==> job 8770 <==
// axis_gain_wrapper
module axis_gain_wrapper #(
    parameter integer C_S_AXI_DATA_WIDTH = 32,
    parameter integer C_S_AXI_ADDR_WIDTH = 4,
    parameter integer AUDIO_WIDTH        = 16,
    parameter integer GAIN_FBITS         = 12
)(
    input  wire aclk,
    input  wire aresetn,
    input  wire [31:0] s_axis_tdata,
    input  wire        s_axis_tlast,
    input  wire        s_axis_tvalid,
    output wire        s_axis_tready,
    output wire [31:0] m_axis_tdata,
    output wire        m_axis_tlast,
    output wire        m_axis_tvalid,
    input  wire        m_axis_tready,
    input  wire [C_S_AXI_ADDR_WIDTH-1:0] s_axi_awaddr,
    input  wire                          s_axi_awvalid,
    output reg                           s_axi_awready,
    input  wire [C_S_AXI_DATA_WIDTH-1:0] s_axi_wdata,
    input  wire [3:0]                    s_axi_wstrb,
    input  wire                          s_axi_wvalid,
    output reg                           s_axi_wready,
    output reg  [1:0]                    s_axi_bresp,
    output reg                           s_axi_bvalid,
    input  wire                          s_axi_bready,
    input  wire [C_S_AXI_ADDR_WIDTH-1:0] s_axi_araddr,
    input  wire                          s_axi_arvalid,
    output reg                           s_axi_arready,
    output reg  [C_S_AXI_DATA_WIDTH-1:0] s_axi_rdata,
    output reg  [1:0]                    s_axi_rresp,
    output reg                           s_axi_rvalid,
    input  wire                          s_axi_rready
);
make LEC_CHECK=0 CAP_MARGIN=20 CORE_MARGIN=2 CORE_UTILIZATION=54 CTS_CLUSTER_DIAMETER=216 CTS_CLUSTER_SIZE=100 SLEW_MARGIN=20 TNS_END_PERCENT=5 finish   # period 8.0 ns
run.sh (not shown) runs the stock make flow with config.mk's settings and CLKGATE_MAP_FILE=.
==> job 4180: changes against job 8770 <==
CORE_UTILIZATION = 40   (was 54)
CTS_CLUSTER_DIAMETER = 358   (was 216)
CTS_CLUSTER_SIZE = 78   (was 100)
PLACE_DENSITY = 0.37   (was default)
TNS_END_PERCENT = default   (was 5)
==> results <==
Vias per inst: job 4180 4.94; job 8770 5.30
Layout Area Growth over Synthesis: job 4180 20.6%; job 8770 17.5%
Worst Setup Slack, final: job 4180 198 ps; job 8770 145 ps
Met3 usage in global routing: job 4180 0.0287; job 8770 0.0475
Worst Path Required: job 4180 8380 ps; job 8770 8360 ps
Setup slack after placement: job 4180 -503 ps; job 8770 -593 ps
P_sw: job 4180 1.43 mW; job 8770 1.31 mW
Destination of the worst hold path: job 4180 u_gain_r.data_o[11]$_SDFFE_PN0P_; job 8770 u_gain_l.data_o[14]$_SDFFE_PN0P_
Num rows: job 4180 93; job 8770 80
Placed wire-length estimate: job 4180 63200 microns; job 8770 57600 microns
Highest cell delay on the worst timing path: job 4180 550 ps; job 8770 590 ps
Count of routing violations after the opening detailed-route iteration: job 4180 953; job 8770 1040
Clock network area share: job 4180 0.0203; job 8770 0.0188
Detailed route wirelength on metal3: job 4180 2600 microns; job 8770 3650 microns
Sum of routed wire segments on met1: job 4180 32300 microns; job 8770 29600 microns
Post-layout min period: job 4180 7800 ps; job 8770 7860 ps
Clock network fraction of total power: job 4180 0.272; job 8770 0.259
Arr. time, crit path: job 4180 8180 ps; job 8770 8210 ps
Number of instances resized during post-cts repair: job 4180 0; job 8770 2
Switching power as a share of total power: job 4180 0.408; job 8770 0.393
Fraction of standard cell area in multi-input logic: job 4180 0.642; job 8770 0.654
Met2 Resource Use GR: job 4180 0.445; job 8770 0.531
Utilization of the core after routing: job 4180 0.488; job 8770 0.643
Max IR drop VDD: job 4180 141 uV; job 8770 177 uV
Global-route wire length before repair: job 4180 125000 microns; job 8770 117000 microns
Result of the run: job 4180 no timing/DRC/antenna violations; job 8770 no timing/DRC/antenna violations
Non-clock buffer share: job 4180 0.128; job 8770 0.123

* * *

==> v14 <==
==> flow/design.v <==
`timescale 1ns / 1ps
module gain_core #(
    parameter integer DWIDTH = 16,  
    parameter integer GWIDTH = 16,  
    parameter integer FBITS  = 12   
)(
    input  wire                     clk,
    input  wire                     rst_n,      
    input  wire                     ce,         
    input  wire                     en,         
    input  wire signed [DWIDTH-1:0] data_i,     
    input  wire signed [GWIDTH-1:0] data_gain,  
    output reg  signed [DWIDTH-1:0] data_o      
);
    wire signed [DWIDTH+GWIDTH-1:0] mult_raw;
    wire signed [DWIDTH+GWIDTH-1:0] mult_rounded;
    wire signed [DWIDTH+GWIDTH-1-FBITS:0] mult_scaled;
    localparam signed [DWIDTH-1:0] MAX_VAL = {1'b0, {(DWIDTH-1){1'b1}}};  
    localparam signed [DWIDTH-1:0] MIN_VAL = {1'b1, {(DWIDTH-1){1'b0}}};  
    assign mult_raw = data_i * data_gain;
    assign mult_rounded = mult_raw + (1 << (FBITS-1));
    assign mult_scaled = mult_rounded >>> FBITS;
    always @(posedge clk) begin
        if (!rst_n) begin
            data_o <= 0;
        end else if (ce) begin
            if (!en) begin
                data_o <= data_i;
            end else begin
                if (mult_scaled > MAX_VAL) begin
                    data_o <= MAX_VAL;
                end else if (mult_scaled < MIN_VAL) begin
                    data_o <= MIN_VAL;
                end else begin
                    data_o <= mult_scaled[DWIDTH-1:0];
                end
            end
        end
    end
endmodule
`timescale 1ns / 1ps
module axis_gain_wrapper #(
    parameter integer C_S_AXI_DATA_WIDTH = 32,
    parameter integer C_S_AXI_ADDR_WIDTH = 4,
    parameter integer AUDIO_WIDTH        = 16,
    parameter integer GAIN_FBITS         = 12
)(
    input  wire aclk,
    input  wire aresetn,
    input  wire [31:0] s_axis_tdata,
    input  wire        s_axis_tlast,
    input  wire        s_axis_tvalid,
    output wire        s_axis_tready,
    output wire [31:0] m_axis_tdata,
    output wire        m_axis_tlast,
    output wire        m_axis_tvalid,
    input  wire        m_axis_tready,
    input  wire [C_S_AXI_ADDR_WIDTH-1:0] s_axi_awaddr,
    input  wire                          s_axi_awvalid,
    output reg                           s_axi_awready,
    input  wire [C_S_AXI_DATA_WIDTH-1:0] s_axi_wdata,
    input  wire [3:0]                    s_axi_wstrb,
    input  wire                          s_axi_wvalid,
    output reg                           s_axi_wready,
    output reg  [1:0]                    s_axi_bresp,
    output reg                           s_axi_bvalid,
    input  wire                          s_axi_bready,
    input  wire [C_S_AXI_ADDR_WIDTH-1:0] s_axi_araddr,
    input  wire                          s_axi_arvalid,
    output reg                           s_axi_arready,
    output reg  [C_S_AXI_DATA_WIDTH-1:0] s_axi_rdata,
    output reg  [1:0]                    s_axi_rresp,
    output reg                           s_axi_rvalid,
    input  wire                          s_axi_rready
);
    reg [31:0] reg_control;
    reg [31:0] reg_gain_l;
    reg [31:0] reg_gain_r;
    wire [1:0] addr_w = s_axi_awaddr[3:2];
    wire [1:0] addr_r = s_axi_araddr[3:2];
    always @(posedge aclk) begin
        if (!aresetn) begin
            s_axi_awready <= 1'b0;
            s_axi_wready  <= 1'b0;
            s_axi_bvalid  <= 1'b0;
            s_axi_bresp   <= 2'b00;
            reg_control <= 32'b0;
            reg_gain_l  <= 32'h0000_1000;  
            reg_gain_r  <= 32'h0000_1000;
        end else begin
            if (!s_axi_awready && s_axi_awvalid && s_axi_wvalid) begin
                s_axi_awready <= 1'b1;
                s_axi_wready  <= 1'b1;
                case (addr_w)
                    2'h0: reg_control <= s_axi_wdata;
                    2'h1: reg_gain_l  <= s_axi_wdata;
                    2'h2: reg_gain_r  <= s_axi_wdata;
                    default: ;
                endcase
            end else begin
                s_axi_awready <= 1'b0;
                s_axi_wready  <= 1'b0;
            end
            if (s_axi_awready && !s_axi_bvalid) begin
                s_axi_bvalid <= 1'b1;
                s_axi_bresp  <= 2'b00;
            end else if (s_axi_bready) begin
                s_axi_bvalid <= 1'b0;
            end
        end
    end
    always @(posedge aclk) begin
        if (!aresetn) begin
            s_axi_arready <= 1'b0;
            s_axi_rvalid  <= 1'b0;
            s_axi_rdata   <= 32'b0;
            s_axi_rresp   <= 2'b00;
        end else begin
            if (!s_axi_arready && s_axi_arvalid) begin
                s_axi_arready <= 1'b1;
                s_axi_rvalid  <= 1'b1;
                case (addr_r)
                    2'h0: s_axi_rdata <= reg_control;
                    2'h1: s_axi_rdata <= reg_gain_l;
                    2'h2: s_axi_rdata <= reg_gain_r;
                    default: s_axi_rdata <= 32'b0;
                endcase
            end else begin
                s_axi_arready <= 1'b0;
                if (s_axi_rvalid && s_axi_rready)
                    s_axi_rvalid <= 1'b0;
            end
        end
    end
    reg valid_d;
    reg last_d;
    wire stream_ready = m_axis_tready || !valid_d;
    assign s_axis_tready = stream_ready;
    assign m_axis_tvalid = valid_d;
    assign m_axis_tlast  = last_d;
    wire core_ce     = stream_ready;
    wire gain_enable = reg_control[0];
    gain_core #(
        .DWIDTH(AUDIO_WIDTH),
        .GWIDTH(16),
        .FBITS (GAIN_FBITS)
    ) u_gain_l (
        .clk       (aclk),
        .rst_n     (aresetn),
        .ce        (core_ce),
        .en        (gain_enable),
        .data_i    (s_axis_tdata[15:0]),
        .data_gain (reg_gain_l[15:0]),
        .data_o    (m_axis_tdata[15:0])
    );
    gain_core #(
        .DWIDTH(AUDIO_WIDTH),
        .GWIDTH(16),
        .FBITS (GAIN_FBITS)
    ) u_gain_r (
        .clk       (aclk),
        .rst_n     (aresetn),
        .ce        (core_ce),
        .en        (gain_enable),
        .data_i    (s_axis_tdata[31:16]),
        .data_gain (reg_gain_r[15:0]),
        .data_o    (m_axis_tdata[31:16])
    );
    always @(posedge aclk) begin
        if (!aresetn) begin
            valid_d <= 1'b0;
            last_d  <= 1'b0;
        end else if (stream_ready) begin
            valid_d <= s_axis_tvalid;
            last_d  <= s_axis_tlast;
        end
    end
endmodule
==> flow/run.sh <==
#!/bin/bash
# the make line also repeats each setting of config.mk as NAME=value (left out here)
make -C /OpenROAD-flow-scripts/flow DESIGN_CONFIG=/design/flow/config.mk WORK_HOME=/design/flow/orfs CLKGATE_MAP_FILE= finish
==> flow/config.mk <==
export PLATFORM = sky130hd
export DESIGN_NAME = axis_gain_wrapper
export DESIGN_NICKNAME = axis_gain_wrapper
export VERILOG_FILES = /design/flow/design.v
export SDC_FILE = /design/flow/constraint.sdc
export NUM_CORES = 4
export LEC_CHECK = 0
export CAP_MARGIN = 30
export CELL_PAD_IN_SITES_GLOBAL_PLACEMENT = 1
export CORE_ASPECT_RATIO = 0.5
export CORE_MARGIN = 2
export CORE_UTILIZATION = 58
export CTS_CLUSTER_DIAMETER = 167
export CTS_CLUSTER_SIZE = 66
export MAX_ROUTING_LAYER = met4
export PLACE_DENSITY = 0.37
export SETUP_SLACK_MARGIN = -0.73
export SLEW_MARGIN = 20
export TNS_END_PERCENT = 60
==> flow/constraint.sdc <==
create_clock -name core_clock -period 12.2 [get_ports {aclk}]
set_input_delay 2.4400 -clock core_clock [delete_from_list [all_inputs] [get_ports {aclk}]]
set_output_delay 2.4400 -clock core_clock [all_outputs]
set_load 0.01 [all_outputs]
==> inputs of v22, as changes to v14 <==
==> flow/config.mk (replaced) <==
export PLATFORM = sky130hd
export DESIGN_NAME = axis_gain_wrapper
export DESIGN_NICKNAME = axis_gain_wrapper
export VERILOG_FILES = /design/flow/design.v
export SDC_FILE = /design/flow/constraint.sdc
export NUM_CORES = 4
export LEC_CHECK = 0
export CAP_MARGIN = 20
export CORE_MARGIN = 2
export CORE_UTILIZATION = 71
export CTS_CLUSTER_DIAMETER = 36
export CTS_CLUSTER_SIZE = 51
export SETUP_SLACK_MARGIN = 1.96
export SLEW_MARGIN = 20
==> flow/constraint.sdc (replaced) <==
create_clock -name core_clock -period 6.77 [get_ports {aclk}]
set_input_delay 1.3540 -clock core_clock [delete_from_list [all_inputs] [get_ports {aclk}]]
set_output_delay 1.3540 -clock core_clock [all_outputs]
set_load 0.01 [all_outputs]
==> inputs of v27, as changes to v14 <==
==> flow/config.mk (replaced) <==
export PLATFORM = sky130hd
export DESIGN_NAME = axis_gain_wrapper
export DESIGN_NICKNAME = axis_gain_wrapper
export VERILOG_FILES = /design/flow/design.v
export SDC_FILE = /design/flow/constraint.sdc
export NUM_CORES = 4
export LEC_CHECK = 0
export ABC_AREA = 1
export CAP_MARGIN = 20
export CORE_MARGIN = 2
export CORE_UTILIZATION = 52
export CTS_CLUSTER_DIAMETER = 226
export CTS_CLUSTER_SIZE = 97
export SLEW_MARGIN = 20
==> flow/constraint.sdc (replaced) <==
create_clock -name core_clock -period 5.01 [get_ports {aclk}]
set_input_delay 1.0020 -clock core_clock [delete_from_list [all_inputs] [get_ports {aclk}]]
set_output_delay 1.0020 -clock core_clock [all_outputs]
set_load 0.01 [all_outputs]
==> comparison table <==
Outcome: v27 complete, but fails checks; v14 no timing/DRC/antenna violations; v22 complete, but fails checks
Reasons for failing layout checks: v27 setup timing; v14 -; v22 setup timing
Global routing usage on met2: v27 58.7%; v14 53.5%; v22 76.6%
Per-cell routed wire length: v27 18.1 um; v14 18.9 um; v22 23.7 um
1st-iter DRT viols: v27 1,573; v14 1,342; v22 2,898
Reg2Reg Setup Slack: v27 -1270 ps; v14 4210 ps; v22 -470 ps
Compound Share, Synth: v27 5.48%; v14 9.20%; v22 9.20%
Sequential logic power: v27 1.43 mW; v14 589 uW; v22 1.06 mW
Endpoints failing setup: v27 32; v14 0; v22 32
Number of global-route vias before repair: v27 27,100; v14 21,300; v22 26,200
Largest net degree at the start of global routing: v27 99; v14 71; v22 85
Area fraction of the dominant cell type after synthesis: v27 37.9%; v14 40.2%; v22 40.2%
Placed Instances: v27 4,780; v14 3,601; v22 3,784
Die y size: v27 235 um; v14 154 um; v22 196 um
Fraction of cell area in non-clock buffers: v27 16.8%; v14 5.88%; v22 16.0%

* * *

==> zinc <==
RTL: the design.v shown in full above, as it stands there.
export LEC_CHECK = 0
export ABC_AREA = 1
export CAP_MARGIN = 20
export CORE_MARGIN = 2
export CORE_UTILIZATION = 64
export CTS_CLUSTER_DIAMETER = 291
export CTS_CLUSTER_SIZE = 98
export PLACE_DENSITY = 0.35
export SLEW_MARGIN = 20
export TNS_END_PERCENT = 10
create_clock -name core_clock -period 4.53 [get_ports {aclk}]
==> inputs of willow, as changes to zinc <==
- ABC_AREA: 1 -> not set
- CORE_UTILIZATION: 64 -> 14
- CTS_CLUSTER_DIAMETER: 291 -> not set
- CTS_CLUSTER_SIZE: 98 -> not set
- PLACE_DENSITY: 0.35 -> not set
- TNS_END_PERCENT: 10 -> not set
==> flow/constraint.sdc (replaced) <==
create_clock -name core_clock -period 8.85 [get_ports {aclk}]
set_input_delay 1.7700 -clock core_clock [delete_from_list [all_inputs] [get_ports {aclk}]]
set_output_delay 1.7700 -clock core_clock [all_outputs]
set_load 0.01 [all_outputs]
==> inputs of juniper, as changes to zinc <==
- CORE_UTILIZATION: 64 -> 60
- CTS_CLUSTER_DIAMETER: 291 -> 226
- CTS_CLUSTER_SIZE: 98 -> 97
- PLACE_DENSITY: 0.35 -> 0.4
==> flow/constraint.sdc (replaced) <==
create_clock -name core_clock -period 5.01 [get_ports {aclk}]
set_input_delay 1.0020 -clock core_clock [delete_from_list [all_inputs] [get_ports {aclk}]]
set_output_delay 1.0020 -clock core_clock [all_outputs]
set_load 0.01 [all_outputs]
==> inputs of onyx, as changes to zinc <==
- ABC_AREA: 1 -> not set
- CORE_ASPECT_RATIO: not set -> 0.83
- CORE_UTILIZATION: 64 -> 72
- CTS_CLUSTER_DIAMETER: 291 -> 215
- CTS_CLUSTER_SIZE: 98 -> 32
- PLACE_DENSITY: 0.35 -> 0.64
- TNS_END_PERCENT: 10 -> not set
==> flow/constraint.sdc (replaced) <==
create_clock -name core_clock -period 6.41 [get_ports {aclk}]
set_input_delay 1.2820 -clock core_clock [delete_from_list [all_inputs] [get_ports {aclk}]]
set_output_delay 1.2820 -clock core_clock [all_outputs]
set_load 0.01 [all_outputs]
==> results <==
item                                                                                       willow                juniper                   onyx                   zinc
Wire length of the first global-routing pass                                            125000 um              140000 um              159000 um              139000 um
Fraction of the cycle the final worst path needs                                            0.948                   1.28                   1.22                   1.43
Wire length on met3                                                                       2380 um                6170 um               21400 um                7790 um
Max stage delay on crit path                                                              0.72 ns                0.69 ns                0.61 ns                0.59 ns
Worst skew pair latency                                                                   0.48 ns                0.47 ns                0.50 ns                0.46 ns
Highest routed layer                                                                         met5                   met4                   met5                   met4
Buffers & Inverters on Critical Path                                                            5                      9                      9                      9
Sequential cell area share                                                                  0.103                 0.0937                 0.0993                 0.0943
Core outline area                                                                      185000 um2              45500 um2              35700 um2              42900 um2
Number of gates given a new drive strength after cts                                            0                    368                    389                    149
Internal power                                                                            1.78 mW                4.78 mW                2.94 mW                5.25 mW
Outcome                                                                   complete, no violations        failed layout checks   failed layout checks   failed layout checks
Violated checks                                                                                 -           setup timing           setup timing           setup timing
Power dissipated in the clock network                                                      823 uW                1.34 mW                1.20 mW                1.56 mW
Estimated wirelength of the detail-placed design                                         65900 um               66200 um               61600 um               66800 um
Inserted tap cell count                                                                      2480                    600                    487                    585
Static Leakage                                                                            14.4 nW                19.7 nW                16.2 nW                19.7 nW
Wire length on met1                                                                      30700 um               31600 um               33100 um               31200 um
Distinct lib cells                                                                             64                     38                     64                     38
Cell area after synthesis                                                               26100 um2              27700 um2              26100 um2              27700 um2
Non-clock buffer count                                                                        315                    613                    588                    605
Slowest stage cell, crit path                                    sky130_fd_sc_hd__clkdlybuf4s50_1  sky130_fd_sc_hd__fa_2  sky130_fd_sc_hd__fa_2  sky130_fd_sc_hd__fa_2
Global-route met2 utilization                                                               0.163                  0.667                  0.830                  0.692
Via count of the first global-routing pass                                                  21700                  27500                  28600                  27600
Number of logic stages on the critical path including buffering                                23                     30                     27                     32
Portion of the layout cell area used by non-clock buffers                                  0.0909                  0.168                  0.161                  0.165
Setup repair after global routing missed its margin                                         false                   true                   true                   true
Power figures rest on the tool's default switching activity, not on a simulated workload.
